--- flow/config.mk ---
export PLATFORM = sky130hd
export DESIGN_NAME = ntt_16point
export DESIGN_NICKNAME = ntt_16point
export VERILOG_FILES = /design/flow/design.v
export SDC_FILE = /design/flow/constraint.sdc
export NUM_CORES = 4
export LEC_CHECK = 0
export ABC_AREA = 1
export CAP_MARGIN = 20
export CORE_MARGIN = 2
export CORE_UTILIZATION = 66
export CTS_CLUSTER_DIAMETER = 240
export CTS_CLUSTER_SIZE = 95
export PLACE_DENSITY = 0.37
export SLEW_MARGIN = 5
--- flow/constraint.sdc ---
create_clock -name core_clock -period 12.8 [get_ports {clk}]
set_input_delay 2.5600 -clock core_clock [delete_from_list [all_inputs] [get_ports {clk}]]
set_output_delay 2.5600 -clock core_clock [all_outputs]
set_load 0.01 [all_outputs]
--- flow/design.v ---
module ntt_16point(
    input wire clk,
    input wire rst,
    input wire start,
    input wire [111:0] data_in,
    output reg done,
    output reg [6:0] result_0,
    output reg [6:0] result_1,
    output reg [6:0] result_2,
    output reg [6:0] result_3,
    output reg [6:0] result_4,
    output reg [6:0] result_5,
    output reg [6:0] result_6,
    output reg [6:0] result_7,
    output reg [6:0] result_8,
    output reg [6:0] result_9,
    output reg [6:0] result_10,
    output reg [6:0] result_11,
    output reg [6:0] result_12,
    output reg [6:0] result_13,
    output reg [6:0] result_14,
    output reg [6:0] result_15
);
    localparam Q = 97;
    wire [6:0] omega [0:15];
    wire [6:0] input_data [0:15];
    reg [6:0] data [0:15];
    reg [3:0] stage;
    reg [4:0] i;
    reg computing;
    reg [3:0] m, k, j;
    reg [6:0] t, u, tw;
    reg [4:0] twiddle_idx;
    assign omega[0] = 1;
    assign omega[1] = 27;
    assign omega[2] = 50;
    assign omega[3] = 41;
    assign omega[4] = 96;
    assign omega[5] = 70;
    assign omega[6] = 47;
    assign omega[7] = 56;
    assign omega[8] = 1;
    assign omega[9] = 27;
    assign omega[10] = 50;
    assign omega[11] = 41;
    assign omega[12] = 96;
    assign omega[13] = 70;
    assign omega[14] = 47;
    assign omega[15] = 56;
    genvar gk;
    generate
        for (gk = 0; gk < 16; gk = gk + 1) begin : g_in
            assign input_data[gk] = data_in[7*gk +: 7];
        end
    endgenerate
    function [6:0] mod_mult;
        input [6:0] a;
        input [6:0] b;
        reg [13:0] temp;
        begin
            temp = a * b;
            mod_mult = temp % Q;
        end
    endfunction
    function [6:0] mod_add;
        input [6:0] a;
        input [6:0] b;
        reg [7:0] temp;
        begin
            temp = a + b;
            if (temp >= Q)
                mod_add = temp - Q;
            else
                mod_add = temp[6:0];
        end
    endfunction
    function [6:0] mod_sub;
        input [6:0] a;
        input [6:0] b;
        reg signed [7:0] temp;
        begin
            temp = a - b;
            if (temp < 0)
                mod_sub = temp + Q;
            else
                mod_sub = temp[6:0];
        end
    endfunction
    function [3:0] bit_reverse;
        input [3:0] idx;
        begin
            bit_reverse = {idx[0], idx[1], idx[2], idx[3]};
        end
    endfunction
    always @(posedge clk) begin
        if (rst) begin
            done <= 0;
            computing <= 0;
            stage <= 0;
            i <= 0;
        end else begin
            if (start && !computing) begin
                data[0] <= input_data[bit_reverse(0)];
                data[1] <= input_data[bit_reverse(1)];
                data[2] <= input_data[bit_reverse(2)];
                data[3] <= input_data[bit_reverse(3)];
                data[4] <= input_data[bit_reverse(4)];
                data[5] <= input_data[bit_reverse(5)];
                data[6] <= input_data[bit_reverse(6)];
                data[7] <= input_data[bit_reverse(7)];
                data[8] <= input_data[bit_reverse(8)];
                data[9] <= input_data[bit_reverse(9)];
                data[10] <= input_data[bit_reverse(10)];
                data[11] <= input_data[bit_reverse(11)];
                data[12] <= input_data[bit_reverse(12)];
                data[13] <= input_data[bit_reverse(13)];
                data[14] <= input_data[bit_reverse(14)];
                data[15] <= input_data[bit_reverse(15)];
                computing <= 1;
                done <= 0;
                stage <= 0;
                i <= 0;
            end else if (computing) begin
                if (stage < 4) begin
                    if (i < 16) begin
                        m = 1 << stage;   
                        k = i >> (stage + 1);   
                        j = i & ((1 << (stage + 1)) - 1);   
                        if (j < m) begin
                            twiddle_idx = (j << (4 - stage - 1)) & 15;
                            tw = omega[twiddle_idx];
                            t = mod_mult(tw, data[i + m]);
                            u = data[i];
                            data[i] <= mod_add(u, t);
                            data[i + m] <= mod_sub(u, t);
                        end
                        i <= i + 1;
                    end else begin
                        i <= 0;
                        stage <= stage + 1;
                    end
                end else begin
                    result_0 <= data[0];
                    result_1 <= data[1];
                    result_2 <= data[2];
                    result_3 <= data[3];
                    result_4 <= data[4];
                    result_5 <= data[5];
                    result_6 <= data[6];
                    result_7 <= data[7];
                    result_8 <= data[8];
                    result_9 <= data[9];
                    result_10 <= data[10];
                    result_11 <= data[11];
                    result_12 <= data[12];
                    result_13 <= data[13];
                    result_14 <= data[14];
                    result_15 <= data[15];
                    done <= 1;
                    computing <= 0;
                end
            end
        end
    end
endmodule
--- flow/run.sh ---
#!/bin/bash
# the make line also repeats each setting of config.mk as NAME=value (left out here)
make -C /OpenROAD-flow-scripts/flow DESIGN_CONFIG=/design/flow/config.mk WORK_HOME=/design/flow/orfs CLKGATE_MAP_FILE= finish
==> metrics.cfg, run 1 <==
[status]
status = aborted with a tool error
haltStage = global routing
tool.error = [ERROR GRT-0116] Global routing finished with congestion. Check the congestion regions in the DRC Viewer.

[synthesis]
netlist.area_leader.share_pct = 39.4
adder_share_pct = 8.30
post_synth_num_cell_types = 58
syn_avg_cell_area_um2 = 8.21
synthAoiAreaFrac_pct = 15.8
yosysCellCount = 2080
postSynthCellCount = 2080
synth-edff-count = 224
synth_nets = 2292
synth-simple-area-share_pct = 23.1
ys.flops = 239
yosysMostFrequentCell = nand2_1
synthTopLogicFamily = simple AND/OR/NAND/NOR gates
postSynthSeqShare_pct = 41.2
mux_area_share_pct = 1.17
yosys_warnings = 1
xor_area_share_pct = 2.66
common_cells = nand2_1, inv_1, o21ai_0, edfxtp_1, nor2_1
synthFlopType = edfxtp_1
largest_area_cell = edfxtp_1
area_leaders = edfxtp_1, nand2_1, o21ai_0, inv_1, ha_1
ys_chip_area_um2 = 17100
syn_area_um2 = 17100
synthArstFlopShare_pct = 0

[clocking]
cts_buffer_depth = 3
htreeDepth = 1
cts_sinks = 239
ctsRootBufferMaster = clkbuf_16
cts_inserted_buffers = 6

[floorplanning]
die_h_um = 165
rows = 58
ios = 228
die_w_um = 165
coreArea_um2 = 25300
chip_area_um2 = 27200
fp-utilization_pct = 67.6

[place]
placed_cells = 2871
port-buffer-count = 227
gp_congestion = 1.07
place_area_um2 = 22100
hpwl_um = 48900

[grt]
gr-usage-all-layers_pct = 72.3
grt_overflow = 5

-- per-stage QoR --
stage / utilization (%) / setup slack, ns / total power, mW
floorplan: - / -0.606 / 1.68
global placement: 87.4 / -0.844 / 2.65
detailed placement: 87.4 / -1.56 / 2.69
CTS: 94.6 / -1.02 / 3.73
-- repair_timing --
action,in CTS
hold buffers,0
cloned,10
pin swaps,131
setup endpoints to repair,112
buffers inserted,75
resized,318
-- layer usage --
layer | track usage (%) | overflow
met1 | 69.9 | 0
met2 | 90.4 | 3
met3 | 58.9 | 0
met4 | 70.8 | 2
met5 | 27.8 | 0
==> inputs of run 2 (changes only) <==
- ABC_AREA: 1 -> 0
- CELL_PAD_IN_SITES_DETAIL_PLACEMENT: default -> 1
- CORE_UTILIZATION: 66 -> 29
- CTS_CLUSTER_DIAMETER: 240 -> default
- CTS_CLUSTER_SIZE: 95 -> 35
- GPL_ROUTABILITY_DRIVEN: default -> 1
- PLACE_DENSITY: 0.37 -> default
- PLACE_DENSITY_LB_ADDON: default -> 0.07
- SLEW_MARGIN: 5 -> 0
- clock period: 12.8 -> 24.0 ns (I/O delays scaled with it)
==> metrics.cfg, run 2 <==
[status]
status = no timing/DRC/antenna violations

[grt]
grt_pass1_vias = 14900
grtUsageMet2_pct = 40.6
grt_pass1_wl_um = 104000
gr-usage-all-layers_pct = 23.6
grt_max_degree = 62
met1_usage_pct = 31.6
antenna_found_initial = 1
grt_overflow = 0
top_usage_layer = met2
grtUsageMet3_pct = 2.51

[final_timing]
setup_tns_ns = 0
tightest_slew_ns = 1.17
slew_viol_final = 0
post-route-period-util_pct = 80.6
hold_viol_final = 0
finalSetupViolations = 0
finalClockSkew_ns = 0.0383
clock.fmax_mhz = 51.7
max_slew_margin_pct = 21.6
fin_crit_ns = 19.35
rsz0062_at_grt = no

[worst_setup_path]
required_ns = 24.43
reg2regPathDepth = 64
rr_startpoint = stage[2]$_SDFFE_PP0P_
arrival_ns = 19.78
cp_top_family = AND-OR/OR-AND gates
start_kind = flop
r2r_end = data[6][2]$_DFFE_PP_
crit_path_max_fanout = 35
critPathSlowestCell = xnor2_4
rrSetupSlack_ns = 4.65
worstSetupPathType = flop to flop
endpoint = data[6][2]$_DFFE_PP_
path_depth = 64
cp-startpoint = stage[2]$_SDFFE_PP0P_
path_buffers = 3
endpoint_kind = flop
max_stage_delay_ns = 0.79

[synthesis]
yosys_warnings = 1  ; unchanged
synthTopLogicFamily = AND-OR/OR-AND gates
synthAoiAreaFrac_pct = 16.7  ; +0.90 points
post_synth_num_cell_types = 92  ; +59%
postSynthSeqShare_pct = 41.5  ; +0.37 points
area_leaders = edfxtp_1, mux4_2, nand2_1, ha_1, o21ai_0
netlist.area_leader.share_pct = 39.8  ; +0.35 points
yosysMostFrequentCell = nand2_1
xor_area_share_pct = 3.26  ; +0.60 points
mux_area_share_pct = 10.4  ; +9.2 points
largest_area_cell = edfxtp_1
synth-edff-count = 224  ; unchanged
common_cells = nand2_1, edfxtp_1, nor2_1, o21ai_0, ha_1
synth-simple-area-share_pct = 16.6  ; -6.6 points
synthArstFlopShare_pct = 0  ; unchanged
ys_chip_area_um2 = 16900  ; -0.89%
syn_avg_cell_area_um2 = 10.2  ; +25%
synthFlopType = edfxtp_1
synth_nets = 1865  ; -19%
syn_area_um2 = 16900  ; -0.89%
adder_share_pct = 8.37  ; +0.074 points
ys.flops = 239  ; unchanged
postSynthCellCount = 1653  ; -21%
yosysCellCount = 1653  ; -21%

[power_and_ir_drop]
power_switching_mw = 0.866
swShare_pct = 46.4
seqPwrFrac_pct = 26.0
clk-power_mw = 0.492
pwr-share-clk_pct = 26.3
p_per_area_nw_per_um2 = 88.1
maxPowerGroup = combinational cells
powerSeq_mw = 0.486
p_leak_nw = 7.76
intPower_mw = 1.00
p_comb_mw = 0.889
max-vdd-ir-drop_uv = 99.9
p_comb_share_pct = 47.6

[min_path]
hold_end = done$_SDFFE_PP0P_
holdPathStages = 2
hold_path.class = flop to flop
min_from = done$_SDFFE_PP0P_

[final_layout]
ff_latch_area_um2 = 7030
final_util_pct = 36.7
logic_area_um2 = 9480
fill_cells = 6443
area_growth_pct = 25.3
nNetsFinal = 2068

[floorplanning]
chip_area_um2 = 60300  ; +120%
rows = 88  ; +52%
ios = 228  ; unchanged
die_h_um = 246  ; +49%
coreArea_um2 = 57700  ; +130%
fp-utilization_pct = 29.3  ; -38 points
die_w_um = 246  ; +49%

[route]
postRouteAntennaNets = 0
viasPerCell = 5.54
drcViolationCount = 0
dr.pass1.iters = 5
diodes = 0
drtIter0Drc = 1095
wl_per_cell_um = 27.2
vias = 14700
wl_um = 72000

[clocking]
cts_buffer_depth = 3  ; unchanged
ctsRootBufferMaster = clkbuf_16
clk_transition_reported_paths_ns = 0.06
post_cts_buffers = 0  ; -100%
cts_sinks = 239  ; unchanged
htreeDepth = 1  ; unchanged
cts_inserted_buffers = 31  ; +25
cts_tree = yes
worstSkewPairLatency_ns = 0.60
cts_hold_buf = 0  ; unchanged
ctsResizeCount = 0  ; -100%

[job]
warning_count = 43
drv_cap = 0

[place]
gp_congestion = 0.870  ; -18%
port-buffer-count = 227  ; unchanged
hpwl_um = 55000  ; +12%

[run 2: area by class of cell]
| class | instances | share of cell area (%) |
|---|---|---|
| sequential | 239 | 33.2 |
| clock inverter | 24 | 1.28 |
| clock buffer | 32 | 3.68 |
| multi-input combinational | 1278 | 44.7 |
| tap | 765 | 4.52 |
| inverter | 53 | 0.939 |
| timing repair buffer | 253 | 11.7 |
[run 2: layer usage]
layer / wire (um) / vias up / part of all wire, %
met5: 0 / - / 0
met4: 1850 / 0 / 2.6
met3: 3310 / 84 / 4.6
met2: 35300 / 415 / 49
met1: 31600 / 7527 / 44
li1: - / 6631 / -
[run 2: through the flow]
step | worst slack, ns | power [mW] | hold slack [ns] | instance area, um2 | std cells
5_1_grt | 3.30 | 1.92 | 0.492 | 21200 | 2644
6_report | 4.65 | 1.87 | 0.462 | 21200 | 2644
3_5_place_dp | 4.80 | 1.37 | 0.450 | 20100 | 2587
2_1_floorplan | 7.32 | 0.891 | 0.438 | 16900 | 1653
3_3_place_gp | 5.02 | 1.36 | 0.440 | 20100 | 2586
4_1_cts | 4.68 | 1.87 | 0.470 | 21200 | 2643
==> inputs of run 3 (changes only) <==
- ABC_AREA: 0 -> default
- CELL_PAD_IN_SITES_DETAIL_PLACEMENT: 1 -> default
- CORE_UTILIZATION: 29 -> 61
- CTS_CLUSTER_SIZE: 35 -> 62
- GPL_ROUTABILITY_DRIVEN: 1 -> default
- PLACE_DENSITY_LB_ADDON: 0.07 -> default
- SETUP_SLACK_MARGIN: default -> 2.37
- SLEW_MARGIN: 0 -> 20
- TNS_END_PERCENT: default -> 75
- clock period: 24.0 -> 15.7 ns (I/O delays scaled with it)
==> metrics.cfg, run 3 <==
[synthesis]
synthFlopType = edfxtp_1
mux_area_share_pct = 10.4  ; unchanged
synthArstFlopShare_pct = 0  ; unchanged
postSynthSeqShare_pct = 41.5  ; unchanged
synth_nets = 1865  ; unchanged
post_synth_num_cell_types = 92  ; unchanged
syn_avg_cell_area_um2 = 10.2  ; unchanged
synth-simple-area-share_pct = 16.6  ; unchanged
yosysCellCount = 1653  ; unchanged
synthTopLogicFamily = AND-OR/OR-AND gates
ys_chip_area_um2 = 16900  ; unchanged
xor_area_share_pct = 3.26  ; unchanged
yosysMostFrequentCell = nand2_1
yosys_warnings = 1  ; unchanged
postSynthCellCount = 1653  ; unchanged
common_cells = nand2_1, edfxtp_1, nor2_1, o21ai_0, ha_1
largest_area_cell = edfxtp_1
syn_area_um2 = 16900  ; unchanged
synth-edff-count = 224  ; unchanged
netlist.area_leader.share_pct = 39.8  ; unchanged
ys.flops = 239  ; unchanged
adder_share_pct = 8.37  ; unchanged
synthAoiAreaFrac_pct = 16.7  ; unchanged
area_leaders = edfxtp_1, mux4_2, nand2_1, ha_1, o21ai_0

[power_and_ir_drop]
maxPowerGroup = combinational cells
clk-power_mw = 0.606  ; +23%
p_leak_nw = 8.71  ; +12%
seqPwrFrac_pct = 21.2  ; -4.8 points
power_switching_mw = 1.58  ; +82%
max-vdd-ir-drop_uv = 283  ; +180%
pwr-share-clk_pct = 17.4  ; -8.9 points
intPower_mw = 1.90  ; +90%
p_comb_mw = 2.14  ; +140%
swShare_pct = 45.3  ; -1.1 points
p_per_area_nw_per_um2 = 153  ; +73%
p_comb_share_pct = 61.3  ; +14 points
powerSeq_mw = 0.740  ; +52%

[final_layout]
final_cell_count_no_fill = 2383  ; -9.9%
nNetsFinal = 2204  ; +6.6%
design_area_um2 = 22800  ; +7.7%
area_growth_pct = 34.9

[final_timing]
finalSetupViolations = 0  ; unchanged
hold_viol_final = 0  ; unchanged
max_slew_margin_pct = 13.1  ; -8.4 points
setup_slack_ns = 0.365  ; -4.29 ns
tightest_slew_ns = 1.29  ; +0.120 ns
setup_tns_ns = 0  ; unchanged
fin_crit_ns = 15.33  ; -4.01 ns
finalClockSkew_ns = 0.0234  ; -0.0149 ns
post-route-period-util_pct = 97.7  ; +17 points
clock.fmax_mhz = 65.2  ; +26%
rsz0062_at_grt = yes
slew_viol_final = 0  ; unchanged

[worst_setup_path]
critPathSlowestCell = fa_1
path_common_cell = fa_1
arrival_ns = 15.70  ; -4.08 ns
cp-startpoint = stage[2]$_SDFFE_PP0P_
crit_path_max_fanout = 15  ; -57%
path_depth = 71  ; +11%
start_kind = flop
rrSetupSlack_ns = 0.37  ; -4.29 ns
reg2regPathDepth = 71  ; +11%
r2r_end = data[0][0]$_DFFE_PP_
worstSetupPathType = flop to flop
endpoint_kind = flop
required_ns = 16.07  ; -8.36 ns
endpoint = data[0][0]$_DFFE_PP_
max_stage_delay_ns = 0.59  ; -0.20 ns
path_buffers = 9  ; +6
cp_top_family = AND-OR/OR-AND gates
rr_startpoint = stage[2]$_SDFFE_PP0P_

[clocking]
htreeDepth = 1  ; unchanged
clk_transition_reported_paths_ns = 0.07  ; about the same
cts_tree = yes
cts_buffer_depth = 3  ; unchanged
cts_hold_buf = 0  ; unchanged
cts_sinks = 239  ; unchanged
cts_inserted_buffers = 25  ; -19%
ctsRootBufferMaster = clkbuf_16
worstSkewPairLatency_ns = 0.57  ; -0.03 ns

[min_path]
hold_path.class = flop to flop
min_from = done$_SDFFE_PP0P_
holdPathStages = 2  ; unchanged
hold_end = done$_SDFFE_PP0P_

[route]
dr.pass1.iters = 10  ; +5
viasPerCell = 7.03  ; +27%
drcViolationCount = 0  ; unchanged
wl_per_cell_um = 27.3  ; +0.31%
vias = 16800  ; +14%
diodes = 0  ; unchanged
drtIter0Drc = 2883  ; +160%
postRouteAntennaNets = 0  ; unchanged
wl_um = 65100  ; -9.6%

[place]
place_area_um2 = 20400  ; +1.1%
dpl_worst_slack_ns = -0.209  ; -5.01 ns
gp_congestion = 0.987  ; +13%
hpwl_um = 43700  ; -20%
port-buffer-count = 227  ; unchanged
placed_cells = 2254  ; -13%

[grt]
grt_max_degree = 62  ; unchanged
grt_overflow = 0  ; unchanged
antenna_found_initial = 2  ; +1
gr-usage-all-layers_pct = 42.2  ; +19 points
grt_pass1_wl_um = 92200  ; -12%
grt_pass1_vias = 16000  ; +6.9%

[floorplanning]
coreArea_um2 = 27100  ; -53%
rows = 60  ; -32%
die_w_um = 171  ; -31%
fp-utilization_pct = 62.4  ; +33 points
chip_area_um2 = 29100  ; -52%
die_h_um = 171  ; -31%
ios = 228  ; unchanged

[status]
status = no timing/DRC/antenna violations

[job]
warning_count = 48  ; +12%
drv_cap = 0  ; unchanged

[run 3: area by class of cell]
type | instances | area [um2]
flip-flops and latches | 239 | 7040
clock buffers | 34 | 679
repair buffers | 394 | 3800
fillers | 1415 | 4280
inverters | 53 | 203
well taps | 372 | 465
multi-input cells | 1279 | 10500
clock inverters | 12 | 126
[run 3: what timing repair did]
item / 4_1_cts / 5_1_grt
resized: 121 / 137
setup buffers: 53 / 24
hold endpoints to repair: 0 / 0
endpoints found under the setup margin: 112 / 112
cloned: 4 / 2
pin swaps: 78 / 46
[run 3: routing by layer]
metal | vias to the layer above | track usage, % | share of wire, %
li1 | 6915 | - | -
met1 | 7867 | 51.1 | 32
met2 | 1552 | 67.4 | 45
met3 | 418 | 13.3 | 15
met4 | 4 | 23.0 | 7.8
met5 | - | 0 | 0.045
[run 3: through the flow]
| step | hold WS [ns] | total power [mW] | utilization [%] |
|---|---|---|---|
| final | 0.447 | 3.48 | 84.2 |
| after global routing | 0.495 | 3.47 | 84.2 |
| after CTS | 0.456 | 2.98 | 81.6 |
| after detailed placement | 0.441 | 2.05 | 75.1 |
| after global placement | 0.439 | 2.03 | 75.1 |
| after floorplan | 0.438 | 1.48 | - |
==> inputs of run 4 (changes only) <==
- ABC_AREA: default -> 0
- CELL_PAD_IN_SITES_DETAIL_PLACEMENT: default -> 2
- CORE_ASPECT_RATIO: default -> 1.45
- CORE_UTILIZATION: 61 -> 68
- CTS_CLUSTER_DIAMETER: default -> 375
- CTS_CLUSTER_SIZE: 62 -> 28
- GPL_ROUTABILITY_DRIVEN: default -> 0
- MAX_ROUTING_LAYER: default -> met4
- PLACE_DENSITY_LB_ADDON: default -> 0.12
- SETUP_SLACK_MARGIN: 2.37 -> -0.42
- TNS_END_PERCENT: 75 -> 40
- clock period: 15.7 -> 10.8 ns (I/O delays scaled with it)
==> metrics.cfg, run 4 <==
[synthesis]
synthTopLogicFamily = AND-OR/OR-AND gates
postSynthCellCount = 1653  ; unchanged
synthFlopType = edfxtp_1
synth-edff-count = 224  ; unchanged
syn_area_um2 = 16900  ; unchanged
mux_area_share_pct = 10.4  ; unchanged
ys_chip_area_um2 = 16900  ; unchanged
ys.flops = 239  ; unchanged
largest_area_cell = edfxtp_1
common_cells = nand2_1, edfxtp_1, nor2_1, o21ai_0, ha_1
syn_avg_cell_area_um2 = 10.2  ; unchanged
synthArstFlopShare_pct = 0  ; unchanged
yosys_warnings = 1  ; unchanged
synth-simple-area-share_pct = 16.6  ; unchanged
xor_area_share_pct = 3.26  ; unchanged
netlist.area_leader.share_pct = 39.8  ; unchanged
yosysMostFrequentCell = nand2_1
area_leaders = edfxtp_1, mux4_2, nand2_1, ha_1, o21ai_0
post_synth_num_cell_types = 92  ; unchanged
postSynthSeqShare_pct = 41.5  ; unchanged
synth_nets = 1865  ; unchanged
synthAoiAreaFrac_pct = 16.7  ; unchanged
yosysCellCount = 1653  ; unchanged
adder_share_pct = 8.37  ; unchanged

[status]
status = aborted with a tool error
tool.error = Error: detail_place.tcl, 38 bad optional access
haltStage = detailed placement

[place]
port-buffer-count = 227  ; unchanged

[floorplanning]
coreArea_um2 = 24500  ; -9.5%
rows = 69  ; +15%
fp-utilization_pct = 69.0  ; +6.6 points
die_w_um = 135  ; -21%
chip_area_um2 = 26200  ; -10%
die_h_um = 194  ; +14%
ios = 228  ; unchanged

==> run 4: metrics by stage <==
stage	power [mW]	hold WS, ns
floorplan	2.15	0.438
global placement	3.19	0.439
==> inputs of run 5 (changes only) <==
- ABC_AREA: 0 -> 1
- CELL_PAD_IN_SITES_DETAIL_PLACEMENT: 2 -> default
- CORE_ASPECT_RATIO: 1.45 -> 1.44
- CORE_UTILIZATION: 68 -> 69
- CTS_CLUSTER_DIAMETER: 375 -> 354
- CTS_CLUSTER_SIZE: 28 -> 94
- GPL_ROUTABILITY_DRIVEN: 0 -> default
- MAX_ROUTING_LAYER: met4 -> default
- PLACE_DENSITY: default -> 0.38
- PLACE_DENSITY_LB_ADDON: 0.12 -> default
- SETUP_SLACK_MARGIN: -0.42 -> 1.87
- TNS_END_PERCENT: 40 -> 10
- clock period: 10.8 -> 8.16 ns (I/O delays scaled with it)
==> metrics.cfg, run 5 <==
[floorplanning]
coreArea_um2 = 24500  ; unchanged
chip_area_um2 = 26000  ; -0.56%
fp-utilization_pct = 69.6  ; +0.62 points
die_h_um = 193  ; -0.62%
rows = 69  ; unchanged
ios = 228  ; unchanged
die_w_um = 135  ; about the same

[place]
gp_congestion = 1.16
place_area_um2 = 23200
port-buffer-count = 227  ; unchanged
dpl_worst_slack_ns = -6.71
hpwl_um = 59200

[synthesis]
synthFlopType = edfxtp_1
ys.flops = 239  ; unchanged
common_cells = nand2_1, inv_1, o21ai_0, edfxtp_1, nor2_1
synthArstFlopShare_pct = 0  ; unchanged
synth_nets = 2292  ; +23%
synth-simple-area-share_pct = 23.1  ; +6.6 points
netlist.area_leader.share_pct = 39.4  ; -0.35 points
area_leaders = edfxtp_1, nand2_1, o21ai_0, inv_1, ha_1
adder_share_pct = 8.30  ; -0.074 points
syn_avg_cell_area_um2 = 8.21  ; -20%
synth-edff-count = 224  ; unchanged
xor_area_share_pct = 2.66  ; -0.60 points
post_synth_num_cell_types = 58  ; -37%
syn_area_um2 = 17100  ; +0.89%
yosys_warnings = 1  ; unchanged
largest_area_cell = edfxtp_1
synthAoiAreaFrac_pct = 15.8  ; -0.90 points
ys_chip_area_um2 = 17100  ; +0.89%
synthTopLogicFamily = simple AND/OR/NAND/NOR gates
postSynthCellCount = 2080  ; +26%
mux_area_share_pct = 1.17  ; -9.2 points
postSynthSeqShare_pct = 41.2  ; -0.37 points
yosysCellCount = 2080  ; +26%
yosysMostFrequentCell = nand2_1

[status]
haltStage = clock tree synthesis
status = aborted with a tool error
tool.error = [ERROR DPL-0038] Utilization greater than 100%, impossible to legalize

-- run 5: metrics by stage --
stage,instances,power (mW)
3_5_place_dp,3012,4.47
3_3_place_gp,3012,4.30
2_1_floorplan,2080,2.60
==> inputs of run 6 (changes only) <==
- CAP_MARGIN: 20 -> 25
- CORE_ASPECT_RATIO: 1.44 -> default
- CORE_UTILIZATION: 69 -> 16
- CTS_CLUSTER_DIAMETER: 354 -> 103
- CTS_CLUSTER_SIZE: 94 -> 15
- HOLD_SLACK_MARGIN: default -> 0.27
- PLACE_DENSITY: 0.38 -> default
- SETUP_SLACK_MARGIN: 1.87 -> 2.87
- TNS_END_PERCENT: 10 -> default
- clock period: 8.16 -> 16.0 ns (I/O delays scaled with it)
==> metrics.cfg, run 6 <==
[status]
status = no timing/DRC/antenna violations

[power_and_ir_drop]
p_per_area_nw_per_um2 = 131
clk-power_mw = 0.449
p_comb_mw = 2.01
intPower_mw = 1.64
max-vdd-ir-drop_uv = 273
power_switching_mw = 1.54
seqPwrFrac_pct = 22.9
p_leak_nw = 9.94
maxPowerGroup = combinational cells
p_comb_share_pct = 63.0
pwr-share-clk_pct = 14.1
powerSeq_mw = 0.730
swShare_pct = 48.4

[grt]
gr-usage-all-layers_pct = 12.9
grt_overflow = 0
antenna_found_initial = 3
grt_max_degree = 94
grt_pass1_vias = 16000
grt_pass1_wl_um = 105000

[place]
hpwl_um = 55700  ; -6.0%
port-buffer-count = 227  ; unchanged
gp_congestion = 0.959  ; -18%

[synthesis]
syn_area_um2 = 17100  ; unchanged
largest_area_cell = edfxtp_1
yosys_warnings = 1  ; unchanged
postSynthSeqShare_pct = 41.2  ; unchanged
synth-simple-area-share_pct = 23.1  ; unchanged
mux_area_share_pct = 1.17  ; unchanged
synth_nets = 2292  ; unchanged
postSynthCellCount = 2080  ; unchanged
yosysCellCount = 2080  ; unchanged
syn_avg_cell_area_um2 = 8.21  ; unchanged
synth-edff-count = 224  ; unchanged
ys_chip_area_um2 = 17100  ; unchanged
synthAoiAreaFrac_pct = 15.8  ; unchanged
xor_area_share_pct = 2.66  ; unchanged
common_cells = nand2_1, inv_1, o21ai_0, edfxtp_1, nor2_1
synthFlopType = edfxtp_1
post_synth_num_cell_types = 58  ; unchanged
synthTopLogicFamily = simple AND/OR/NAND/NOR gates
synthArstFlopShare_pct = 0  ; unchanged
area_leaders = edfxtp_1, nand2_1, o21ai_0, inv_1, ha_1
netlist.area_leader.share_pct = 39.4  ; unchanged
ys.flops = 239  ; unchanged
adder_share_pct = 8.30  ; unchanged
yosysMostFrequentCell = nand2_1

[route]
wl_um = 74900
dr.pass1.iters = 6
drtIter0Drc = 1774
wl_per_cell_um = 19.4
drcViolationCount = 0
vias = 17100
viasPerCell = 4.43
postRouteAntennaNets = 0
diodes = 0

[final_timing]
setup_tns_ns = 0
finalClockSkew_ns = 0.0265
finalSetupViolations = 0
rsz0062_at_grt = yes
max_slew_margin_pct = 35.7
hold_viol_final = 0
post-route-period-util_pct = 88.0
tightest_slew_ns = 0.964
fin_crit_ns = 14.07
clock.fmax_mhz = 71.1
hold_slack_ns = 0.485
slew_viol_final = 0

[job]
drv_cap = 0
warning_count = 46

[worst_setup_path]
endpoint_kind = flop
max_stage_delay_ns = 0.58
worstSetupPathType = flop to flop
required_ns = 16.27
start_kind = flop
path_common_cell = nand2_2
endpoint = data[10][5]$_DFFE_PP_
cp_top_family = simple AND/OR/NAND/NOR gates
critPathSlowestCell = fa_2
path_depth = 95
r2r_end = data[10][5]$_DFFE_PP_
reg2regPathDepth = 95
rr_startpoint = stage[0]$_SDFFE_PP0P_
cp-startpoint = stage[0]$_SDFFE_PP0P_
crit_path_max_fanout = 8
arrival_ns = 14.34
path_buffers = 19
rrSetupSlack_ns = 1.93

[clocking]
clk_transition_reported_paths_ns = 0.08
worstSkewPairLatency_ns = 0.54
cts_inserted_buffers = 19
cts_sinks = 239
ctsRootBufferMaster = clkbuf_16
cts_buffer_depth = 3
cts_tree = yes
cts_hold_buf = 0
htreeDepth = 1

[final_layout]
area_growth_pct = 42.9
nNetsFinal = 2667
fill_cells = 11300

[min_path]
hold_end = result_8[5]$_DFFE_PP_
hold_path.class = flop to flop
holdPathStages = 0
min_from = data[8][5]$_DFFE_PP_

[floorplanning]
die_h_um = 331  ; +72%
chip_area_um2 = 109000  ; +320%
rows = 119  ; +72%
fp-utilization_pct = 16.2  ; -53 points
ios = 228  ; unchanged
die_w_um = 331  ; +140%
coreArea_um2 = 106000  ; +330%

[run 6: what timing repair did]
item | in CTS | in global routing
setup endpoints to repair | 112 | 112
gates cloned | 10 | 0
buffers inserted | 99 | 42
pin swaps | 86 | 101
resized | 211 | 152
[run 6: final cells by class]
type	count	area [um2]	share of cell area [%]
flip-flops and latches	239	7040	28.9
clock inverters	2	12.5	0.0513
clock buffers	26	502	2.06
repair inverters	3	23.8	0.0974
inverters	286	1140	4.68
well taps	1391	1740	7.13
repair buffers	405	3850	15.8
multi-input cells	1501	10100	41.3
[run 6: metrics by stage]
step	utilization (%)	power [mW]	area (um2)	worst slack (ns)	std cells
final	23.1	3.19	24400	1.93	3853
after global routing	23.1	3.23	24400	1.06	3853
after CTS	22.2	2.98	23500	2.20	3811
after detailed placement	20.3	2.08	21400	0.219	3674
after global placement	20.3	2.08	21400	0.530	3674
after floorplan	-	1.35	17400	2.59	2080
[run 6: layer usage]
layer / GRT usage [%] / vias to the layer above / wire (um)
met5: 0 / - / 34
met1: 16.7 / 8153 / 30200
li1: - / 7864 / -
met2: 21.7 / 898 / 35500
met3: 1.81 / 153 / 5980
met4: 4.83 / 6 / 3250
==> inputs of run 7 (changes only) <==
- ABC_AREA: 1 -> default
- CAP_MARGIN: 25 -> 20
- CORE_UTILIZATION: 16 -> 56
- CTS_CLUSTER_DIAMETER: 103 -> default
- CTS_CLUSTER_SIZE: 15 -> 50
- SETUP_SLACK_MARGIN: 2.87 -> 2.25
- TNS_END_PERCENT: default -> 5
- clock period: 16.0 -> 8.72 ns (I/O delays scaled with it)
==> metrics.cfg, run 7 <==
[min_path]
hold_end = done$_SDFFE_PP0P_
holdPathStages = 2  ; +2
hold_path.class = flop to flop
min_from = done$_SDFFE_PP0P_

[synthesis]
synthAoiAreaFrac_pct = 16.7  ; +0.90 points
adder_share_pct = 8.37  ; +0.074 points
yosysMostFrequentCell = nand2_1
yosys_warnings = 1  ; unchanged
largest_area_cell = edfxtp_1
common_cells = nand2_1, edfxtp_1, nor2_1, o21ai_0, ha_1
mux_area_share_pct = 10.4  ; +9.2 points
postSynthCellCount = 1653  ; -21%
xor_area_share_pct = 3.26  ; +0.60 points
syn_area_um2 = 16900  ; -0.89%
synth_nets = 1865  ; -19%
synth-edff-count = 224  ; unchanged
synth-simple-area-share_pct = 16.6  ; -6.6 points
postSynthSeqShare_pct = 41.5  ; +0.37 points
area_leaders = edfxtp_1, mux4_2, nand2_1, ha_1, o21ai_0
post_synth_num_cell_types = 92  ; +59%
ys_chip_area_um2 = 16900  ; -0.89%
syn_avg_cell_area_um2 = 10.2  ; +25%
synthFlopType = edfxtp_1
ys.flops = 239  ; unchanged
netlist.area_leader.share_pct = 39.8  ; +0.35 points
yosysCellCount = 1653  ; -21%
synthTopLogicFamily = AND-OR/OR-AND gates
synthArstFlopShare_pct = 0  ; unchanged

[worst_setup_path]
critPathSlowestCell = fa_1
crit_path_max_fanout = 7  ; -1
arrival_ns = 15.77  ; +1.43 ns
path_buffers = 12  ; -7
cp-startpoint = stage[3]$_SDFFE_PP0P_
max_stage_delay_ns = 0.53  ; -0.05 ns
endpoint = data[2][6]$_DFFE_PP_
path_common_cell = buf_4
cp_top_family = AND-OR/OR-AND gates
worstSetupPathType = flop to flop
r2r_end = data[2][6]$_DFFE_PP_
rr_startpoint = stage[3]$_SDFFE_PP0P_
start_kind = flop
path_depth = 73  ; -23%
rrSetupSlack_ns = -6.76  ; -8.69 ns
reg2regPathDepth = 73  ; -23%
endpoint_kind = flop
required_ns = 9.01  ; -7.26 ns

[final_timing]
rsz0062_at_grt = yes
post-route-period-util_pct = 178  ; +90 points
clock.fmax_mhz = 64.6  ; -9.1%
finalClockSkew_ns = 0.0260  ; -0.000437 ns
fin_crit_ns = 15.48  ; +1.41 ns
slew_viol_final = 0  ; unchanged
hold_viol_final = 0  ; unchanged
setup_slack_ns = -6.76  ; -8.69 ns
tightest_slew_ns = 1.08  ; +0.118 ns
max_slew_margin_pct = 27.7  ; -8.1 points
finalSetupViolations = 112  ; +112

[route]
vias = 17900  ; +4.8%
wl_um = 69600  ; -7.1%
wl_per_cell_um = 25.6  ; +31%
drcViolationCount = 0  ; unchanged
diodes = 0  ; unchanged
drtIter0Drc = 2538  ; +43%
viasPerCell = 6.58  ; +48%
postRouteAntennaNets = 0  ; unchanged
dr.pass1.iters = 9  ; +3

[place]
gp_congestion = 0.982  ; +2.4%
dpl_worst_slack_ns = -6.49  ; -6.71 ns
placed_cells = 2634  ; -28%
port-buffer-count = 227  ; unchanged
hpwl_um = 50100  ; -10%

[grt]
grt_pass1_wl_um = 99600  ; -5.5%
grt_pass1_vias = 17600  ; +10%
gr-usage-all-layers_pct = 42.0  ; +29 points
grt_max_degree = 59  ; -37%
antenna_found_initial = 2  ; -1
grt_overflow = 0  ; unchanged

[clocking]
cts_sinks = 239  ; unchanged
ctsRootBufferMaster = clkbuf_16
clk_transition_reported_paths_ns = 0.07  ; about the same
cts_buffer_depth = 3  ; unchanged
cts_inserted_buffers = 27  ; +8
htreeDepth = 1  ; unchanged
worstSkewPairLatency_ns = 0.57  ; +0.03 ns
cts_tree = yes

[floorplanning]
die_w_um = 178  ; -46%
ios = 228  ; unchanged
chip_area_um2 = 31600  ; -71%
coreArea_um2 = 29700  ; -72%
die_h_um = 178  ; -46%
fp-utilization_pct = 56.9  ; +41 points
rows = 63  ; -47%

[power_and_ir_drop]
pwr-share-clk_pct = 19.2  ; +5.1 points
swShare_pct = 43.1  ; -5.4 points
p_per_area_nw_per_um2 = 236  ; +81%
maxPowerGroup = combinational cells
max-vdd-ir-drop_uv = 476  ; +75%
clk-power_mw = 1.14  ; +150%
seqPwrFrac_pct = 22.4  ; -0.5 points
p_comb_share_pct = 58.4  ; -4.6 points
p_comb_mw = 3.45  ; +72%
intPower_mw = 3.37  ; +100%
p_leak_nw = 10.1  ; +2.0%
power_switching_mw = 2.55  ; +65%
powerSeq_mw = 1.33  ; +82%

[final_layout]
nNetsFinal = 2523  ; -5.4%
ff_latch_area_um2 = 7030  ; -0.16%
final_cell_count_no_fill = 2722  ; -29%
area_growth_pct = 48.0
logic_area_um2 = 10200  ; +1.6%
fill_cells = 1583  ; -86%

[job]
warning_count = 48  ; +4.3%
drv_cap = 0  ; unchanged

[status]
so_faults = negative setup slack
status = complete, but fails checks

[run 7: stage by stage]
stage | util, % | instance area (um2) | TNS (ns) | hold WS [ns] | power (mW)
2_1_floorplan | - | 17300 | -718.44 | 0.438 | 2.59
3_3_place_gp | 78.2 | 23200 | -672.53 | 0.436 | 4.14
3_5_place_dp | 78.2 | 23200 | -713.96 | 0.445 | 4.20
4_1_cts | 82.7 | 24600 | -676.08 | 0.459 | 5.51
5_1_grt | 84.2 | 25000 | -785.28 | 0.480 | 5.93
6_report | 84.2 | 25000 | -734.16 | 0.459 | 5.91
[run 7: repair_timing]
action	in CTS	in global routing
endpoints found under the setup margin	112	112
cloned	2	0
endpoints found under the hold margin	0	0
hold buffers	0	0
resized	73	77
buffers inserted	21	15
pin swaps	53	40
[run 7: final cells by class]
type / count / share of cell area (%)
Inverter: 53 / 0.810
Timing Repair Buffer: 712 / 24.8
Clock inverter: 16 / 0.560
Tap cell: 390 / 1.95
Clock buffer: 34 / 2.88
Sequential cell: 239 / 28.1
Multi-Input combinational cell: 1278 / 40.9
[run 7: per-layer routing]
layer	GRT usage [%]	share of wire (%)
met2	68.2	46
met1	48.6	33
met3	11.2	13
met5	0	0.034
met4	28.4	8.2
==> inputs of run 8 (changes only) <==
- CORE_ASPECT_RATIO: default -> 0.5
- CORE_UTILIZATION: 56 -> 72
- CTS_CLUSTER_DIAMETER: default -> 354
- CTS_CLUSTER_SIZE: 50 -> 94
- PLACE_DENSITY: default -> 0.38
- SETUP_SLACK_MARGIN: 2.25 -> 1.87
- TNS_END_PERCENT: 5 -> 10
- clock period: 8.72 -> 8.16 ns (I/O delays scaled with it)
==> metrics.cfg, run 8 <==
[status]
status = aborted with a tool error
haltStage = detailed placement
tool.error = [ERROR DPL-0033] detailed placement checks failed during check placement.

[synthesis]
adder_share_pct = 8.37  ; unchanged
yosysCellCount = 1653  ; unchanged
synthAoiAreaFrac_pct = 16.7  ; unchanged
common_cells = nand2_1, edfxtp_1, nor2_1, o21ai_0, ha_1
synth_nets = 1865  ; unchanged
yosysMostFrequentCell = nand2_1
area_leaders = edfxtp_1, mux4_2, nand2_1, ha_1, o21ai_0
synth-simple-area-share_pct = 16.6  ; unchanged
mux_area_share_pct = 10.4  ; unchanged
syn_area_um2 = 16900  ; unchanged
netlist.area_leader.share_pct = 39.8  ; unchanged
xor_area_share_pct = 3.26  ; unchanged
yosys_warnings = 1  ; unchanged
synthTopLogicFamily = AND-OR/OR-AND gates
synthFlopType = edfxtp_1
syn_avg_cell_area_um2 = 10.2  ; unchanged
synth-edff-count = 224  ; unchanged
ys.flops = 239  ; unchanged
largest_area_cell = edfxtp_1
postSynthSeqShare_pct = 41.5  ; unchanged
post_synth_num_cell_types = 92  ; unchanged
postSynthCellCount = 1653  ; unchanged
ys_chip_area_um2 = 16900  ; unchanged
synthArstFlopShare_pct = 0  ; unchanged

[floorplanning]
chip_area_um2 = 24800  ; -22%
coreArea_um2 = 22900  ; -23%
ios = 228  ; unchanged
fp-utilization_pct = 73.8  ; +17 points
rows = 39  ; -38%
die_h_um = 112  ; -37%
die_w_um = 221  ; +24%

[place]
port-buffer-count = 227  ; unchanged
gp_congestion = 1.12  ; +14%

-- run 8: metrics by stage --
step / setup WS [ns] / instances / power (mW)
after global placement: -6.49 / 2516 / 4.16
after floorplan: -7.11 / 1653 / 2.80
==> inputs of run 9 (changes only) <==
- ABC_AREA: default -> 0
- CELL_PAD_IN_SITES_DETAIL_PLACEMENT: default -> 0
- CORE_ASPECT_RATIO: 0.5 -> default
- CORE_UTILIZATION: 72 -> 61
- CTS_CLUSTER_DIAMETER: 354 -> default
- CTS_CLUSTER_SIZE: 94 -> 63
- GPL_ROUTABILITY_DRIVEN: default -> 1
- HOLD_SLACK_MARGIN: 0.27 -> default
- MAX_ROUTING_LAYER: default -> met4
- PLACE_DENSITY: 0.38 -> default
- PLACE_DENSITY_LB_ADDON: default -> 0.07
- SETUP_SLACK_MARGIN: 1.87 -> 4.33
- SLEW_MARGIN: 20 -> 0
- TNS_END_PERCENT: 10 -> default
- clock period: 8.16 -> 15.1 ns (I/O delays scaled with it)
==> metrics.cfg, run 9 <==
[status]
status = aborted with a tool error
haltStage = global routing
tool.error = [ERROR GRT-0232] Routing congestion too high. Check the congestion heatmap in the GUI.

[floorplanning]
die_h_um = 171  ; +52%
coreArea_um2 = 27100  ; +18%
chip_area_um2 = 29100  ; +17%
rows = 60  ; +54%
ios = 228  ; unchanged
fp-utilization_pct = 62.4  ; -11 points
die_w_um = 171  ; -23%

[synthesis]
common_cells = nand2_1, edfxtp_1, nor2_1, o21ai_0, ha_1
largest_area_cell = edfxtp_1
ys_chip_area_um2 = 16900  ; unchanged
yosysMostFrequentCell = nand2_1
synthFlopType = edfxtp_1
adder_share_pct = 8.37  ; unchanged
synthAoiAreaFrac_pct = 16.7  ; unchanged
synth_nets = 1865  ; unchanged
mux_area_share_pct = 10.4  ; unchanged
postSynthSeqShare_pct = 41.5  ; unchanged
synthArstFlopShare_pct = 0  ; unchanged
xor_area_share_pct = 3.26  ; unchanged
post_synth_num_cell_types = 92  ; unchanged
yosys_warnings = 1  ; unchanged
synth-simple-area-share_pct = 16.6  ; unchanged
yosysCellCount = 1653  ; unchanged
ys.flops = 239  ; unchanged
syn_area_um2 = 16900  ; unchanged
area_leaders = edfxtp_1, mux4_2, nand2_1, ha_1, o21ai_0
synth-edff-count = 224  ; unchanged
postSynthCellCount = 1653  ; unchanged
syn_avg_cell_area_um2 = 10.2  ; unchanged
netlist.area_leader.share_pct = 39.8  ; unchanged
synthTopLogicFamily = AND-OR/OR-AND gates

[place]
place_area_um2 = 20800
hpwl_um = 46300
gp_congestion = 1.01  ; -9.5%
placed_cells = 2306
dpl_worst_slack_ns = -0.692
port-buffer-count = 227  ; unchanged

[clocking]
ctsRootBufferMaster = clkbuf_16
htreeDepth = 1
cts_buffer_depth = 3
cts_sinks = 239
cts_inserted_buffers = 23

[grt]
gr-usage-all-layers_pct = 78.3
grt_overflow = 1

## run 9: through the flow
stage               utilization [%]  hold WS [ns]
CTS                            85.4         0.468
detailed placement             76.8         0.450
global placement               76.8         0.434
floorplan                         -         0.438
## run 9: layer usage
layer  GRT overflow  global-route usage [%]
met4              1                    79.7
met1              0                    74.5
met5              -                       -
met2              0                    90.7
met3              0                    66.9
## run 9: timing repair
| item | in CTS |
|---|---|
| endpoints found under the setup margin | 112 |
| hold buffers | 0 |
| endpoints found under the hold margin | 0 |
| setup buffers | 44 |
| pin swaps | 134 |
| resized | 281 |
| gates cloned | 8 |
==> inputs of run 10 (changes only) <==
- CELL_PAD_IN_SITES_DETAIL_PLACEMENT: 0 -> default
- CELL_PAD_IN_SITES_GLOBAL_PLACEMENT: default -> 2
- CTS_CLUSTER_DIAMETER: default -> 286
- CTS_CLUSTER_SIZE: 63 -> 65
- GPL_ROUTABILITY_DRIVEN: 1 -> default
- GPL_TIMING_DRIVEN: default -> 0
- MIN_ROUTING_LAYER: default -> met2
- PLACE_DENSITY_LB_ADDON: 0.07 -> 0.3
- SETUP_SLACK_MARGIN: 4.33 -> default
- SLEW_MARGIN: 0 -> 20
- clock period: 15.1 -> 11.0 ns (I/O delays scaled with it)
==> metrics.cfg, run 10 <==
[status]
status = aborted with a tool error
haltStage = global placement without I/O
tool.error = [ERROR FLW-0024] Place density exceeds 1.0 (current PLACE_DENSITY_LB_ADDON =  0.3). Please check if the value of  PLACE_DENSITY_LB_ADDON is between 0 and 0.99.

[floorplanning]
coreArea_um2 = 27100  ; unchanged
die_h_um = 171  ; unchanged
die_w_um = 171  ; unchanged
chip_area_um2 = 29100  ; unchanged
rows = 60  ; unchanged
fp-utilization_pct = 62.4  ; unchanged

[synthesis]
synthTopLogicFamily = AND-OR/OR-AND gates
postSynthCellCount = 1653  ; unchanged
netlist.area_leader.share_pct = 39.8  ; unchanged
largest_area_cell = edfxtp_1
ys.flops = 239  ; unchanged
yosysMostFrequentCell = nand2_1
xor_area_share_pct = 3.26  ; unchanged
postSynthSeqShare_pct = 41.5  ; unchanged
synth-edff-count = 224  ; unchanged
adder_share_pct = 8.37  ; unchanged
post_synth_num_cell_types = 92  ; unchanged
synth_nets = 1865  ; unchanged
synth-simple-area-share_pct = 16.6  ; unchanged
yosys_warnings = 1  ; unchanged
syn_area_um2 = 16900  ; unchanged
ys_chip_area_um2 = 16900  ; unchanged
synthArstFlopShare_pct = 0  ; unchanged
synthAoiAreaFrac_pct = 16.7  ; unchanged
synthFlopType = edfxtp_1
common_cells = nand2_1, edfxtp_1, nor2_1, o21ai_0, ha_1
area_leaders = edfxtp_1, mux4_2, nand2_1, ha_1, o21ai_0
yosysCellCount = 1653  ; unchanged
mux_area_share_pct = 10.4  ; unchanged
syn_avg_cell_area_um2 = 10.2  ; unchanged

==> inputs of run 11 (changes only) <==
- ABC_AREA: 0 -> default
- CELL_PAD_IN_SITES_GLOBAL_PLACEMENT: 2 -> default
- CORE_UTILIZATION: 61 -> 72
- CTS_CLUSTER_DIAMETER: 286 -> 333
- CTS_CLUSTER_SIZE: 65 -> 95
- GPL_TIMING_DRIVEN: 0 -> default
- MAX_ROUTING_LAYER: met4 -> default
- MIN_ROUTING_LAYER: met2 -> default
- PLACE_DENSITY: default -> 0.37
- PLACE_DENSITY_LB_ADDON: 0.3 -> default
- SETUP_SLACK_MARGIN: default -> 3.77
- clock period: 11.0 -> 12.8 ns (I/O delays scaled with it)
==> metrics.cfg, run 11 <==
[status]
status = aborted with a tool error
haltStage = detailed placement
tool.error = Error: detail_place.tcl, 38 bad optional access

[synthesis]
synth_nets = 1865  ; unchanged
yosys_warnings = 1  ; unchanged
synthTopLogicFamily = AND-OR/OR-AND gates
synth-simple-area-share_pct = 16.6  ; unchanged
common_cells = nand2_1, edfxtp_1, nor2_1, o21ai_0, ha_1
synthArstFlopShare_pct = 0  ; unchanged
synth-edff-count = 224  ; unchanged
postSynthCellCount = 1653  ; unchanged
ys.flops = 239  ; unchanged
adder_share_pct = 8.37  ; unchanged
xor_area_share_pct = 3.26  ; unchanged
largest_area_cell = edfxtp_1
yosysCellCount = 1653  ; unchanged
syn_avg_cell_area_um2 = 10.2  ; unchanged
area_leaders = edfxtp_1, mux4_2, nand2_1, ha_1, o21ai_0
post_synth_num_cell_types = 92  ; unchanged
ys_chip_area_um2 = 16900  ; unchanged
mux_area_share_pct = 10.4  ; unchanged
synthFlopType = edfxtp_1
netlist.area_leader.share_pct = 39.8  ; unchanged
syn_area_um2 = 16900  ; unchanged
synthAoiAreaFrac_pct = 16.7  ; unchanged
yosysMostFrequentCell = nand2_1
postSynthSeqShare_pct = 41.5  ; unchanged

[floorplanning]
die_h_um = 157  ; -7.8%
ios = 228
rows = 56  ; -6.7%
chip_area_um2 = 24700  ; -15%
die_w_um = 157  ; -7.8%
coreArea_um2 = 23300  ; -14%
fp-utilization_pct = 72.7  ; +10 points

[place]
gp_congestion = 1.07
port-buffer-count = 227

==> run 11: per-stage QoR <==
stage | area (um2) | hold slack, ns | instances | setup TNS, ns
global placement | 23000 | 0.440 | 2542 | -195.03
floorplan | 17400 | 0.438 | 1653 | -259.59
==> inputs of run 12 (changes only) <==
- ABC_AREA: default -> 1
- CAP_MARGIN: 20 -> 30
- CELL_PAD_IN_SITES_DETAIL_PLACEMENT: default -> 1
- CELL_PAD_IN_SITES_GLOBAL_PLACEMENT: default -> 0
- CORE_UTILIZATION: 72 -> 40
- CTS_CLUSTER_DIAMETER: 333 -> default
- CTS_CLUSTER_SIZE: 95 -> default
- GPL_ROUTABILITY_DRIVEN: default -> 0
- HOLD_SLACK_MARGIN: default -> 0.24
- MAX_ROUTING_LAYER: default -> met5
- MIN_ROUTING_LAYER: default -> met2
- PLACE_DENSITY: 0.37 -> default
- PLACE_DENSITY_LB_ADDON: default -> 0.28
- SETUP_SLACK_MARGIN: 3.77 -> 4.76
- SLEW_MARGIN: 20 -> 35
- TNS_END_PERCENT: default -> 45
- clock period: 12.8 -> 16.0 ns (I/O delays scaled with it)
==> metrics.cfg, run 12 <==
[synthesis]
synthArstFlopShare_pct = 0  ; unchanged
yosysCellCount = 2080  ; +26%
syn_avg_cell_area_um2 = 8.21  ; -20%
synthTopLogicFamily = simple AND/OR/NAND/NOR gates
syn_area_um2 = 17100  ; +0.89%
synthFlopType = edfxtp_1
yosys_warnings = 1  ; unchanged
xor_area_share_pct = 2.66  ; -0.60 points
mux_area_share_pct = 1.17  ; -9.2 points
netlist.area_leader.share_pct = 39.4  ; -0.35 points
synth-edff-count = 224  ; unchanged
largest_area_cell = edfxtp_1
adder_share_pct = 8.30  ; -0.074 points
synth-simple-area-share_pct = 23.1  ; +6.6 points
synthAoiAreaFrac_pct = 15.8  ; -0.90 points
post_synth_num_cell_types = 58  ; -37%
synth_nets = 2292  ; +23%
postSynthSeqShare_pct = 41.2  ; -0.37 points
common_cells = nand2_1, inv_1, o21ai_0, edfxtp_1, nor2_1
ys_chip_area_um2 = 17100  ; +0.89%
yosysMostFrequentCell = nand2_1
postSynthCellCount = 2080  ; +26%
ys.flops = 239  ; unchanged
area_leaders = edfxtp_1, nand2_1, o21ai_0, inv_1, ha_1

[place]
port-buffer-count = 227  ; unchanged
dpl_worst_slack_ns = -0.292
hpwl_um = 52400

[floorplanning]
ios = 228  ; unchanged
die_w_um = 211  ; +34%
rows = 75  ; +34%
fp-utilization_pct = 40.6  ; -32 points
die_h_um = 211  ; +34%
coreArea_um2 = 42000  ; +81%
chip_area_um2 = 44300  ; +79%

[clocking]
htreeDepth = 1
cts_inserted_buffers = 22
cts_sinks = 239
cts_buffer_depth = 3
ctsRootBufferMaster = clkbuf_16
cts_hold_buf = 0

[grt]
grt_overflow = 126
gr-usage-all-layers_pct = 72.6

[status]
haltStage = global routing
status = aborted with a tool error
tool.error = [ERROR GRT-0232] Routing congestion too high. Check the congestion heatmap in the GUI.

==> run 12: metal layers <==
metal,GRT overflow,GRT usage [%]
met5,11,57.0
met4,31,62.2
met3,63,77.1
met2,21,75.5
met1,-,-
==> run 12: stage by stage <==
stage	cells	total power, mW	TNS [ns]	area [um2]	util [%]
floorplan	2080	1.34	0	17400	-
global placement	2819	1.95	0	20300	48.2
detailed placement	2822	1.99	-2.42	20400	48.4
CTS	2989	3.00	0	23100	54.8
==> run 12: what timing repair did <==
action                     in CTS
setup endpoints to repair     112
cloned                          9
buffers inserted              118
gates resized                 293
pin swaps                     106
==> inputs of run 13 (changes only) <==
- ABC_AREA: 1 -> default
- CAP_MARGIN: 30 -> 20
- CELL_PAD_IN_SITES_DETAIL_PLACEMENT: 1 -> default
- CELL_PAD_IN_SITES_GLOBAL_PLACEMENT: 0 -> default
- GPL_ROUTABILITY_DRIVEN: 0 -> default
- HOLD_SLACK_MARGIN: 0.24 -> default
- MAX_ROUTING_LAYER: met5 -> default
- MIN_ROUTING_LAYER: met2 -> default
- PLACE_DENSITY_LB_ADDON: 0.28 -> default
- SETUP_SLACK_MARGIN: 4.76 -> default
- SLEW_MARGIN: 35 -> 20
- TNS_END_PERCENT: 45 -> default
- clock period: 16.0 -> 18.3 ns (I/O delays scaled with it)
==> metrics.cfg, run 13 <==
[status]
status = no timing/DRC/antenna violations

[worst_setup_path]
path_common_cell = nor2_1
cp-startpoint = stage[2]$_SDFFE_PP0P_
worstSetupPathType = flop to flop
required_ns = 18.58
critPathSlowestCell = fa_4
start_kind = flop
endpoint_kind = flop
arrival_ns = 17.52
rrSetupSlack_ns = 1.06
cp_top_family = AND-OR/OR-AND gates
path_buffers = 4
path_depth = 65
endpoint = data[6][5]$_DFFE_PP_
rr_startpoint = stage[2]$_SDFFE_PP0P_
max_stage_delay_ns = 0.81
crit_path_max_fanout = 19
r2r_end = data[6][5]$_DFFE_PP_
reg2regPathDepth = 65

[synthesis]
synth-simple-area-share_pct = 16.6  ; -6.6 points
yosysCellCount = 1653  ; -21%
synthTopLogicFamily = AND-OR/OR-AND gates
postSynthCellCount = 1653  ; -21%
common_cells = nand2_1, edfxtp_1, nor2_1, o21ai_0, ha_1
postSynthSeqShare_pct = 41.5  ; +0.37 points
synthArstFlopShare_pct = 0  ; unchanged
xor_area_share_pct = 3.26  ; +0.60 points
synthAoiAreaFrac_pct = 16.7  ; +0.90 points
area_leaders = edfxtp_1, mux4_2, nand2_1, ha_1, o21ai_0
yosysMostFrequentCell = nand2_1
ys.flops = 239  ; unchanged
adder_share_pct = 8.37  ; +0.074 points
synth_nets = 1865  ; -19%
synth-edff-count = 224  ; unchanged
largest_area_cell = edfxtp_1
ys_chip_area_um2 = 16900  ; -0.89%
synthFlopType = edfxtp_1
post_synth_num_cell_types = 92  ; +59%
mux_area_share_pct = 10.4  ; +9.2 points
yosys_warnings = 1  ; unchanged
syn_avg_cell_area_um2 = 10.2  ; +25%
syn_area_um2 = 16900  ; -0.89%
netlist.area_leader.share_pct = 39.8  ; +0.35 points

[floorplanning]
ios = 228  ; unchanged
coreArea_um2 = 41900  ; -0.45%
fp-utilization_pct = 40.4  ; -0.18 points
die_h_um = 210  ; -0.43%
chip_area_um2 = 44000  ; -0.87%
die_w_um = 210  ; -0.43%
rows = 75  ; unchanged

[clocking]
cts_hold_buf = 0  ; unchanged
htreeDepth = 1  ; unchanged
cts_sinks = 239  ; unchanged
cts_buffer_depth = 3  ; unchanged
ctsRootBufferMaster = clkbuf_16
worstSkewPairLatency_ns = 0.57
clk_transition_reported_paths_ns = 0.06
cts_inserted_buffers = 26  ; +18%
cts_tree = yes

[grt]
grt_pass1_wl_um = 91300
antenna_found_initial = 0
gr-usage-all-layers_pct = 27.8
grt_max_degree = 60
grt_overflow = 0
grt_pass1_vias = 14100

[route]
vias = 14800
m1WireLength_um = 24000
diodes = 0
viasPerCell = 6.09
drtIter0Drc = 1693
drcViolationCount = 0
postRouteAntennaNets = 0
highest_layer = met4
dr.pass1.iters = 6
wl_per_cell_um = 25.6
route.met2.wl_um = 30000
wl_um = 62200
dr_wl_met3_um = 5560

[power_and_ir_drop]
clk-power_mw = 0.571
pwr-share-clk_pct = 24.5
intPower_mw = 1.28
max-vdd-ir-drop_uv = 192
seqPwrFrac_pct = 27.3
powerSeq_mw = 0.635
p_leak_nw = 7.78
p_comb_mw = 1.12
power_switching_mw = 1.05
maxPowerGroup = combinational cells
swShare_pct = 45.0
p_per_area_nw_per_um2 = 111
p_total_mw = 2.33
p_comb_share_pct = 48.2

[place]
hpwl_um = 47600  ; -9.2%
gp_congestion = 0.962
port-buffer-count = 227  ; unchanged

[final_timing]
tightest_slew_ns = 1.06
max_slew_margin_pct = 29.2
post-route-period-util_pct = 94.2
finalSetupViolations = 0
fin_crit_ns = 17.24
setup_tns_ns = 0
slew_viol_final = 0
finalClockSkew_ns = 0.0327
clock.fmax_mhz = 58.0
hold_viol_final = 0

[min_path]
min_from = done$_SDFFE_PP0P_
hold_path.class = flop to flop
holdPathStages = 2
hold_end = done$_SDFFE_PP0P_

[job]
warning_count = 43
drv_cap = 0

[final_layout]
final_util_pct = 50.1
area_growth_pct = 23.8
nNetsFinal = 2077

-- run 13: layer usage --
layer	track usage (%)	up-vias
li1	-	6643
met1	36.1	7117
met2	47.0	850
met3	4.20	145
met4	10.7	0
met5	0	-
-- run 13: timing repair --
item | in CTS | in global routing
endpoints found under the setup margin | 0 | 112
resized | 0 | 23
hold endpoints to repair | 0 | 0
buffers inserted | 0 | 5
-- run 13: layout make-up --
cell class | count | area [um2]
Fill cell | 3776 | 20900
Multi-Input combinational cell | 1278 | 9520
Tap cell | 539 | 674
Clock inverter | 22 | 263
Sequential cell | 239 | 7030
Clock buffer | 26 | 651
Inverter | 53 | 199
Timing Repair Buffer | 267 | 2620
-- run 13: per-stage QoR --
stage / hold WS (ns) / instances / setup slack (ns) / area [um2]
3_3_place_gp: 0.443 / 2370 / 0.909 / 19900
3_5_place_dp: 0.446 / 2370 / 0.391 / 19900
2_1_floorplan: 0.438 / 1653 / 1.62 / 16900
5_1_grt: 0.495 / 2424 / -0.0351 / 21000
6_report: 0.456 / 2424 / 1.06 / 21000
4_1_cts: 0.457 / 2418 / 0.322 / 20800
==> inputs of run 14 (changes only) <==
- ABC_AREA: default -> 1
- CORE_UTILIZATION: 40 -> 66
- CTS_CLUSTER_DIAMETER: default -> 207
- CTS_CLUSTER_SIZE: default -> 95
- PLACE_DENSITY: default -> 0.37
- clock period: 18.3 -> 7.71 ns (I/O delays scaled with it)
==> metrics.cfg, run 14 <==
[synthesis]
syn_area_um2 = 17100  ; +0.89%
largest_area_cell = edfxtp_1
yosysMostFrequentCell = nand2_1
synthFlopType = edfxtp_1
ys.flops = 239  ; unchanged
synth_nets = 2292  ; +23%
syn_avg_cell_area_um2 = 8.21  ; -20%
synthArstFlopShare_pct = 0  ; unchanged
adder_share_pct = 8.30  ; -0.074 points
yosys_warnings = 1  ; unchanged
ys_chip_area_um2 = 17100  ; +0.89%
synth-simple-area-share_pct = 23.1  ; +6.6 points
common_cells = nand2_1, inv_1, o21ai_0, edfxtp_1, nor2_1
xor_area_share_pct = 2.66  ; -0.60 points
netlist.area_leader.share_pct = 39.4  ; -0.35 points
postSynthCellCount = 2080  ; +26%
mux_area_share_pct = 1.17  ; -9.2 points
synthTopLogicFamily = simple AND/OR/NAND/NOR gates
area_leaders = edfxtp_1, nand2_1, o21ai_0, inv_1, ha_1
synthAoiAreaFrac_pct = 15.8  ; -0.90 points
synth-edff-count = 224  ; unchanged
yosysCellCount = 2080  ; +26%
post_synth_num_cell_types = 58  ; -37%
postSynthSeqShare_pct = 41.2  ; -0.37 points

[floorplanning]
fp-utilization_pct = 67.6  ; +27 points
die_w_um = 165  ; -21%
chip_area_um2 = 27200  ; -38%
ios = 228  ; unchanged
coreArea_um2 = 25300  ; -40%
die_h_um = 165  ; -21%
rows = 58  ; -23%

[place]
place_area_um2 = 23200  ; +17%
gp_congestion = 1.11  ; +16%
port-buffer-count = 227  ; unchanged
hpwl_um = 54000  ; +13%

[status]
haltStage = clock tree synthesis
tool.error = [ERROR DPL-0033] detailed placement checks failed during check placement.
status = aborted with a tool error

-- run 14: metrics by stage --
step / power, mW / setup WS (ns) / cells
after floorplan: 2.80 / -5.70 / 2080
after global placement: 4.50 / -5.66 / 3018
after detailed placement: 4.62 / -6.64 / 3018
==> inputs of run 15 (changes only) <==
- ABC_AREA: 1 -> default
- CELL_PAD_IN_SITES_DETAIL_PLACEMENT: default -> 0
- CELL_PAD_IN_SITES_GLOBAL_PLACEMENT: default -> 3
- CORE_ASPECT_RATIO: default -> 1.52
- CORE_UTILIZATION: 66 -> 47
- CTS_CLUSTER_DIAMETER: 207 -> default
- CTS_CLUSTER_SIZE: 95 -> 70
- GPL_TIMING_DRIVEN: default -> 0
- MAX_ROUTING_LAYER: default -> met4
- PLACE_DENSITY: 0.37 -> default
- SETUP_SLACK_MARGIN: default -> 3.7
- SLEW_MARGIN: 20 -> 35
- clock period: 7.71 -> 27.6 ns (I/O delays scaled with it)
==> metrics.cfg, run 15 <==
[status]
status = aborted with a tool error
haltStage = global placement
tool.error = [ERROR GPL-0301] Utilization 107.238 % exceeds 100%.

[floorplanning]
coreArea_um2 = 35400  ; +40%
die_w_um = 158  ; -4.2%
fp-utilization_pct = 47.8  ; -20 points
ios = 228  ; unchanged
chip_area_um2 = 37600  ; +38%
rows = 85  ; +47%
die_h_um = 238  ; +44%

[synthesis]
synth-simple-area-share_pct = 16.6  ; -6.6 points
postSynthSeqShare_pct = 41.5  ; +0.37 points
synthFlopType = edfxtp_1
xor_area_share_pct = 3.26  ; +0.60 points
syn_area_um2 = 16900  ; -0.89%
yosysCellCount = 1653  ; -21%
synthTopLogicFamily = AND-OR/OR-AND gates
synth_nets = 1865  ; -19%
adder_share_pct = 8.37  ; +0.074 points
ys.flops = 239  ; unchanged
ys_chip_area_um2 = 16900  ; -0.89%
postSynthCellCount = 1653  ; -21%
area_leaders = edfxtp_1, mux4_2, nand2_1, ha_1, o21ai_0
synth-edff-count = 224  ; unchanged
common_cells = nand2_1, edfxtp_1, nor2_1, o21ai_0, ha_1
mux_area_share_pct = 10.4  ; +9.2 points
post_synth_num_cell_types = 92  ; +59%
syn_avg_cell_area_um2 = 10.2  ; +25%
synthArstFlopShare_pct = 0  ; unchanged
synthAoiAreaFrac_pct = 16.7  ; +0.90 points
yosysMostFrequentCell = nand2_1
netlist.area_leader.share_pct = 39.8  ; +0.35 points
yosys_warnings = 1  ; unchanged
largest_area_cell = edfxtp_1

Power figures rest on the tool's default switching activity, not on a simulated workload.
